==> 01-25: inputs <==
Design reuleaux, start of the top module:
module reuleaux(input logic clk, input logic rst_n, input logic [2:0] colour,
                input logic [7:0] centre_x, input logic [6:0] centre_y, input logic [7:0] diameter,
                input logic start, output logic done,
                output logic [7:0] vga_x, output logic [6:0] vga_y,
                output logic [2:0] vga_colour, output logic vga_plot);
clock: 21.7 ns
lec_check: 0
abc_area: 1
cap_margin: 0
core_aspect_ratio: 0.5
core_margin: 2
core_utilization: 71
cts_cluster_diameter: 216
cts_cluster_size: 43
hold_slack_margin: -0.09
max_routing_layer: met4
slew_margin: 20
run.sh (not shown) runs the stock make flow with config.mk's settings and CLKGATE_MAP_FILE=.
==> inputs of 11-21, as changes to 01-25 <==
Settings changed: ABC_AREA 1 to not set, CAP_MARGIN 0 to 20, CORE_ASPECT_RATIO 0.5 to not set, CORE_UTILIZATION 71 to 66, CTS_CLUSTER_DIAMETER 216 to not set, CTS_CLUSTER_SIZE 43 to not set, HOLD_SLACK_MARGIN -0.09 to not set, MAX_ROUTING_LAYER met4 to not set, SETUP_SLACK_MARGIN set to 5.0.
==> flow/constraint.sdc (replaced) <==
create_clock -name core_clock -period 34.7 [get_ports {clk}]
set_input_delay 6.9400 -clock core_clock [delete_from_list [all_inputs] [get_ports {clk}]]
set_output_delay 6.9400 -clock core_clock [all_outputs]
set_load 0.01 [all_outputs]
==> qor summary <==
Synthesized-area fraction occupied by xor and xnor cells: 11-21 12.2%; 01-25 7.53%
Area fraction in full adders, half adders and majority gates: 11-21 26.4%; 01-25 24.2%
Avg Inst Size Synth: 11-21 7.20 um^2; 01-25 5.83 um^2
Dpl hpwl: 11-21 101 mm; 01-25 137 mm
Multiplexer share: 11-21 1.83%; 01-25 0.0258%
Top cell type by instance count after synthesis: 11-21 sky130_fd_sc_hd__ha_1; 01-25 sky130_fd_sc_hd__nand2_1
# Cells Yosys: 11-21 4946; 01-25 6665
Nets at Floorplan: 11-21 5665; 01-25 7384
Worst setup slack after placement: 11-21 -0.815 ns; 01-25 -5.44 ns
Register area share after synthesis: 11-21 2.30%; 01-25 2.11%
Horiz. Die Dim: 11-21 236 um; 01-25 335 um
Number of placed instances, taps included: 11-21 5856; 01-25 8651
Combined area of all synthesized cells: 11-21 0.0356 mm^2; 01-25 0.0388 mm^2
Post-cts sizing count: 11-21 245; 01-25 176
Placement Cell Area: 11-21 0.0390 mm^2; 01-25 0.0501 mm^2
Fraction of the core area occupied by cells at floorplan: 11-21 66.5%; 01-25 72.1%
Number of cell rows: 11-21 85; 01-25 60
Post-Synth Simple-Gate Area: 11-21 22.2%; 01-25 38.8%
Netlist cell types: 11-21 134; 01-25 77
Chip Area: 11-21 0.0559 mm^2; 01-25 0.0567 mm^2
Yosys aoi share: 11-21 29.3%; 01-25 14.7%
Dominant cell area share: 11-21 20.7%; 01-25 19.0%
Run status: 11-21 complete, no violations; 01-25 aborted with a tool error
Last stage reached: 11-21 -; 01-25 5_1_grt
Post-CTS repair timing setup buffer count: 11-21 70; 01-25 27
Vertical die size: 11-21 236 um; 01-25 169 um
Yosys-reported design area after synthesis: 11-21 0.0356 mm^2; 01-25 0.0388 mm^2

---

==> fjord: inputs <==
reuleaux again, from the RTL that the note above started with.
clock: 25.4 ns
lec_check: 0
abc_area: 0
cap_margin: 20
core_margin: 2
core_utilization: 66
max_routing_layer: met4
setup_slack_margin: -2.0
slew_margin: 20
==> umber: changes against fjord <==
Settings changed: ABC_AREA 0 to default, CORE_UTILIZATION 66 to 40, GPL_ROUTABILITY_DRIVEN from default to 0, MAX_ROUTING_LAYER met4 to default, SETUP_SLACK_MARGIN -2.0 to default, TNS_END_PERCENT from default to 95.
==> flow/constraint.sdc (replaced) <==
create_clock -name core_clock -period 40.1 [get_ports {clk}]
set_input_delay 8.0200 -clock core_clock [delete_from_list [all_inputs] [get_ports {clk}]]
set_output_delay 8.0200 -clock core_clock [all_outputs]
set_load 0.01 [all_outputs]
==> sierra: changes against fjord <==
Settings changed: ABC_AREA 0 to 1, MAX_ROUTING_LAYER met4 to default.
==> flow/constraint.sdc (replaced) <==
create_clock -name core_clock -period 29.8 [get_ports {clk}]
set_input_delay 5.9600 -clock core_clock [delete_from_list [all_inputs] [get_ports {clk}]]
set_output_delay 5.9600 -clock core_clock [all_outputs]
set_load 0.01 [all_outputs]
==> maple: changes against fjord <==
Settings changed: ABC_AREA 0 to default, CORE_MARGIN 2 to 6, CORE_UTILIZATION 66 to 40, GPL_ROUTABILITY_DRIVEN from default to 0, MAX_ROUTING_LAYER met4 to default, SETUP_SLACK_MARGIN -2.0 to default.
==> flow/constraint.sdc (replaced) <==
create_clock -name core_clock -period 23.0 [get_ports {clk}]
set_input_delay 4.6000 -clock core_clock [delete_from_list [all_inputs] [get_ports {clk}]]
set_output_delay 4.6000 -clock core_clock [all_outputs]
set_load 0.01 [all_outputs]
==> qor.csv <==
stage,metric,value,unit
outcome,violations,setup timing,
sta,finalWorstSetupSlack,-0.545,ns
synth,yosys_cells,6665,
synth,synthCells,6665,
synth,top_area_share,19.0,%
floorplanning,fp_util,67.1,%
sta,finalSetupViolations,1,
synth,topCellsByArea,"ha_1 19%, nand2_1 18%, inv_1 10%, nand3_1 6.6%, xor2_1 6.3%",
synth,yosys_area,38800,um^2
outcome,status,"complete, but fails checks",
global_routing,use_met2,72.8,%
synth,simple_gate_share,38.8,%
synth,syn_area,38800,um^2
The numbers above come from sierra.

==> qor.csv <==
stage,metric,value,unit
synth,syn_area,35600,um^2
sta,finalSetupViolations,8,
outcome,violations,setup timing,
outcome,status,"complete, but fails checks",
synth,yosys_area,35600,um^2
synth,top_area_share,20.7,%
sta,finalWorstSetupSlack,-5.34,ns
synth,synthCells,4946,
The numbers above come from maple.

==> qor.csv <==
stage,metric,value,unit
outcome,status,no timing/DRC/antenna violations,
sta,finalWorstSetupSlack,1.34,ns
synth,yosys_area,35600,um^2
synth,simple_gate_share,22.2,%
synth,yosys_cells,4946,
route,wl_met2,56900,um
floorplanning,fp_util,40.3,%
synth,topCellsByArea,"ha_1 21%, xnor2_1 7.6%, a21oi_1 5.9%, fa_1 5.6%, nor2_1 5.4%",
layout,logic_area,33000,um^2
synth,top_area_share,20.7,%
synth,syn_area,35600,um^2
synth,synthCells,4946,
sta,finalSetupViolations,0,
The numbers above come from umber.

==> qor.csv <==
stage,metric,value,unit
synth,simple_gate_share,22.2,%
synth,topCellsByArea,"ha_1 21%, xnor2_1 7.6%, a21oi_1 5.9%, fa_1 5.6%, nor2_1 5.4%",
global_routing,use_met2,99.4,%
outcome,error,[ERROR GRT-0232] Routing congestion too high. Check the congestion heatmap in the GUI.,
floorplanning,fp_util,66.5,%
outcome,status,stopped before the end,
synth,yosys_area,35600,um^2
outcome,lastStage,global routing,
synth,syn_area,35600,um^2
synth,synthCells,4946,
The numbers above come from fjord.

